## battleship
module battleship(
input wire clk,
input wire rst,  
input wire ARDUINO_A0,    
input wire ARDUINO_A1,    
input wire ARDUINO_A2,    
input wire ARDUINO_A3,    
output reg ARDUINO_IO0,   
output reg ARDUINO_IO1,   
output reg ARDUINO_IO2,   
output reg ARDUINO_IO6,   
output reg ARDUINO_IO7,   
output reg ARDUINO_IO8,   
output reg ARDUINO_IO9,   
output reg ARDUINO_IO10,  
output reg ARDUINO_IO11,  
output reg ARDUINO_A4,  
output reg ARDUINO_A5,  
output reg PMOD1_D0_P,  
output reg PMOD1_D0_N,  
output reg PMOD1_D1_P,  
output reg PMOD1_D1_N,  
output reg PMOD1_D2_P,  
output reg PMOD1_D2_N,  
output reg PMOD2_D0_P,  
output reg PMOD2_D0_N,  
output reg PMOD2_D1_P,  
output reg PMOD2_D2_P,  
output reg PMOD2_D2_N,  
output reg PMOD2_D3_P,  
output reg ARDUINO_IO3,   
output reg ARDUINO_IO4,   
output reg ARDUINO_IO5    
);
Size: roughly 1,500 cells after synthesis, about 10,000 um2 of cells after synthesis.
==> flow/config.mk <==
export PLATFORM = sky130hd
export DESIGN_NAME = battleship
export DESIGN_NICKNAME = battleship
export VERILOG_FILES = /design/flow/design.v
export SDC_FILE = /design/flow/constraint.sdc
export NUM_CORES = 4
export LEC_CHECK = 0
export ABC_AREA = 1
export CAP_MARGIN = 20
export CORE_MARGIN = 2
export CORE_UTILIZATION = 55
export CTS_CLUSTER_DIAMETER = 400
export CTS_CLUSTER_SIZE = 99
export SLEW_MARGIN = 20
==> flow/constraint.sdc <==
create_clock -name core_clock -period 1.76 [get_ports {clk}]
set_input_delay 0.3520 -clock core_clock [delete_from_list [all_inputs] [get_ports {clk}]]
set_output_delay 0.3520 -clock core_clock [all_outputs]
set_load 0.01 [all_outputs]
run.sh (not shown) runs the stock make flow with config.mk's settings and CLKGATE_MAP_FILE=.
The first run ran to the end with violations: setup timing.
==> next run, changes <==
Settings changed: CORE_UTILIZATION 55 to 68, PLACE_DENSITY set to 0.35, TNS_END_PERCENT set to 25.
=>
- Now the flow aborted during global routing, error GRT-0116
- die size falls by 19%
- synthesized cell count stays the same
- area after synthesis stays the same
==> next run, changes <==
Settings changed: CORE_UTILIZATION 68 to 72, CTS_CLUSTER_DIAMETER 400 to unset, CTS_CLUSTER_SIZE 99 to unset, PLACE_DENSITY 0.35 to unset, TNS_END_PERCENT 25 to unset.
Clock period 1.76 ns to 4.21 ns, I/O delays scaled along.
Result:
- The new run produced a clean layout
- synthesized area does not change
- die size went down by 5.4%
- synthesized cell count is unchanged
==> next run, changes <==
Settings changed: ABC_AREA 1 to unset, CORE_UTILIZATION 72 to 40.
Clock period 4.21 ns to 5.0 ns, I/O delays scaled along.
Effect:
- core utilization drops by 36 points
- cell area drops by a few percent
- worst setup slack improves by 160 ps
- clock-buffer cell count drops by 3
- final cell count drops by roughly a tenth
- total power drops by about a fifth
- die area climbs by well over a third
- worst hold slack degrades by 8.5 ps
==> next run, changes <==
Settings changed: CORE_ASPECT_RATIO set to 0.5, CTS_CLUSTER_DIAMETER set to 329, CTS_CLUSTER_SIZE set to 98.
What happened: Sequential cell count does not change. Sequential power stays flat. Worst setup slack degrades by 120 ps. Wire length went up by 5.0%. Cell area barely changes. Total power came out lower by 1.3%. Sequential share of layout area is about the same. Combinational power increases by about 2%. Fmax drops by 2.8%. Final cell count is about the same.

* * *

## fjord
Starting RTL as in the previous note.
==> flow/config.mk <==
export PLATFORM = sky130hd
export DESIGN_NAME = battleship
export DESIGN_NICKNAME = battleship
export VERILOG_FILES = /design/flow/design.v
export SDC_FILE = /design/flow/constraint.sdc
export NUM_CORES = 4
export LEC_CHECK = 0
export CAP_MARGIN = 0
export CORE_MARGIN = 2
export CORE_UTILIZATION = 68
export CTS_CLUSTER_DIAMETER = 63
export CTS_CLUSTER_SIZE = 36
export MAX_ROUTING_LAYER = met4
export MIN_ROUTING_LAYER = met1
export SETUP_SLACK_MARGIN = 1.26
export SLEW_MARGIN = 20
==> flow/constraint.sdc <==
create_clock -name core_clock -period 4.6 [get_ports {clk}]
set_input_delay 0.9200 -clock core_clock [delete_from_list [all_inputs] [get_ports {clk}]]
set_output_delay 0.9200 -clock core_clock [all_outputs]
set_load 0.01 [all_outputs]
> inputs changed (fjord -> amber)
# fjord
export LEC_CHECK = 0
export CAP_MARGIN = 0
export CORE_MARGIN = 2
export CORE_UTILIZATION = 68
export CTS_CLUSTER_DIAMETER = 63
export CTS_CLUSTER_SIZE = 36
export MAX_ROUTING_LAYER = met4
export MIN_ROUTING_LAYER = met1
export SETUP_SLACK_MARGIN = 1.26
export SLEW_MARGIN = 20
create_clock -name core_clock -period 4.6 [get_ports {clk}]
# amber
export LEC_CHECK = 0
export CAP_MARGIN = 20
export CORE_MARGIN = 2
export CORE_UTILIZATION = 52
export CTS_CLUSTER_DIAMETER = 336
export CTS_CLUSTER_SIZE = 99
export MAX_ROUTING_LAYER = met4
export MIN_ROUTING_LAYER = met1
export PLACE_DENSITY_LB_ADDON = 0.03
export SETUP_SLACK_MARGIN = -0.26
export SLEW_MARGIN = 20
create_clock -name core_clock -period 4.6 [get_ports {clk}]
--- outcome ---
For amber, the launch point of the critical path was inputRow[2], unlike fjord, where it was inputRow[1]. amber ended with less pin count of the biggest net entering global routing than fjord. fjord -> amber: detail-routed via count per cell decreased by a few percent. In terms of flip-flop count, fjord and amber differ only marginally. Cmp amber vs fjord: area of the multi-input gates lower in amber. Delta (amber minus fjord): share of the final layout cell area in sequential cells higher, area growth from synthesis to final layout lower, initial core utilization lower, fraction of the core area covered by cells at the end of the flow lower.
Inputs modified between amber and garnet:
# amber
export LEC_CHECK = 0
export CAP_MARGIN = 20
export CORE_MARGIN = 2
export CORE_UTILIZATION = 52
export CTS_CLUSTER_DIAMETER = 336
export CTS_CLUSTER_SIZE = 99
export MAX_ROUTING_LAYER = met4
export MIN_ROUTING_LAYER = met1
export PLACE_DENSITY_LB_ADDON = 0.03
export SETUP_SLACK_MARGIN = -0.26
export SLEW_MARGIN = 20
create_clock -name core_clock -period 4.6 [get_ports {clk}]
# garnet
export LEC_CHECK = 0
export CAP_MARGIN = 20
export CORE_MARGIN = 2
export CORE_UTILIZATION = 70
export CTS_CLUSTER_DIAMETER = 63
export CTS_CLUSTER_SIZE = 45
export MAX_ROUTING_LAYER = met4
export MIN_ROUTING_LAYER = met1
export PLACE_DENSITY_LB_ADDON = 0.03
export SLEW_MARGIN = 20
create_clock -name core_clock -period 2.99 [get_ports {clk}]
--- outcome ---
Final checks on garnet, whose flow otherwise completed, came back failing, citing negative setup slack. amber ended with every stage complete and zero timing, DRC or antenna violations. Delta(total routed wirelength, garnet - amber) > 0. Post-layout instance count excluding filler cells, amber and garnet: higher on garnet. Diff amber -> garnet | die area | down by more than a quarter. Non-clock buffer count ends up higher on garnet.
Input changes introduced in xenon (baseline for comparison: garnet):
# garnet
export LEC_CHECK = 0
export CAP_MARGIN = 20
export CORE_MARGIN = 2
export CORE_UTILIZATION = 70
export CTS_CLUSTER_DIAMETER = 63
export CTS_CLUSTER_SIZE = 45
export MAX_ROUTING_LAYER = met4
export MIN_ROUTING_LAYER = met1
export PLACE_DENSITY_LB_ADDON = 0.03
export SLEW_MARGIN = 20
create_clock -name core_clock -period 2.99 [get_ports {clk}]
# xenon
export LEC_CHECK = 0
export ABC_AREA = 1
export CAP_MARGIN = 40
export CORE_MARGIN = 2
export CORE_UTILIZATION = 72
export CTS_CLUSTER_DIAMETER = 81
export PLACE_DENSITY = 0.35
export SLEW_MARGIN = 20
create_clock -name core_clock -period 2.99 [get_ports {clk}]
[summary]
- xenon: flow complete, layout not clean; failing: negative setup slack
- | switching portion of total power | xenon vs garnet | 1.1 points higher |
- Shortest period the worst path allows improves in xenon relative to garnet.
- Compared to garnet, xenon has relative contribution of combinational cells to total power 0.9 points higher.
- The met3 wire length in xenon was lower than what garnet gave.
- Run comparison: garnet slowest cell on the critical path fa_1; xenon slowest cell on the critical path fa_2
- The higher register area share after synthesis of garnet and xenon is in garnet.
- Between xenon and garnet, it is xenon whose chip area from the yosys synthesis statistics is higher, by about 8%.
- Delta(maximum fanout along the worst path, xenon - garnet) > 0
- In the flow results for garnet and xenon, the power is smaller on garnet.
Edits applied to the flow inputs when going from xenon to pepper:
# xenon
export LEC_CHECK = 0
export ABC_AREA = 1
export CAP_MARGIN = 40
export CORE_MARGIN = 2
export CORE_UTILIZATION = 72
export CTS_CLUSTER_DIAMETER = 81
export PLACE_DENSITY = 0.35
export SLEW_MARGIN = 20
create_clock -name core_clock -period 2.99 [get_ports {clk}]
# pepper
export LEC_CHECK = 0
export ABC_AREA = 1
export CAP_MARGIN = 20
export CORE_MARGIN = 2
export CORE_UTILIZATION = 64
export SLEW_MARGIN = 20
create_clock -name core_clock -period 3.28 [get_ports {clk}]
[summary]
pepper reached the final stage; the timing, DRC and antenna checks on its layout passed.
Going from xenon to pepper, the switching part of the total power was found to have gone down by 1.3 points.
Largest net degree at the start of global routing: pepper higher than xenon
Diff xenon -> pepper | layout clock buffer count | increase of 1
Per the comparison of pepper with xenon, routability-driven placement congestion ratio -4.0%, global-route usage went down, total power shrank by 11%.
Compare pepper and xenon | first-pass GRT wire length lower: pepper
Relative to xenon, number of iterations in the first detailed-routing pass has gone down in pepper.
Lower part of the total power dissipated in sequential elements was reported by xenon, not pepper.
What yarrow does differently from pepper at the input level:
# pepper
export LEC_CHECK = 0
export ABC_AREA = 1
export CAP_MARGIN = 20
export CORE_MARGIN = 2
export CORE_UTILIZATION = 64
export SLEW_MARGIN = 20
create_clock -name core_clock -period 3.28 [get_ports {clk}]
# yarrow
export LEC_CHECK = 0
export ABC_AREA = 1
export CAP_MARGIN = 20
export CORE_MARGIN = 2
export CORE_UTILIZATION = 65
export CTS_CLUSTER_SIZE = 98
export SLEW_MARGIN = 20
create_clock -name core_clock -period 2.82 [get_ports {clk}]
==> comparison <==
Of yarrow and pepper, the run reporting the higher final critical-path setup slack was pepper.
The worst relative slew slack number comes out lower for pepper vs yarrow.
Compared to pepper, yarrow has hold slack 0.012 ns lower.
yarrow against pepper: clock slew seen by the registers of the worst setup and hold paths held; final cell count went up; global-route met1 utilization went up 1.9 points; cell area moved up.
To summarise yarrow: no stage aborted, but the layout did not pass its checks, failing on negative setup slack.
~same average cell area after synthesis in yarrow and pepper
Area added between synthesis and finish: yarrow > pepper
Routed wire length in yarrow is 4.2% above pepper.
No activity file was given, so power comes from the tool's default toggle rates.
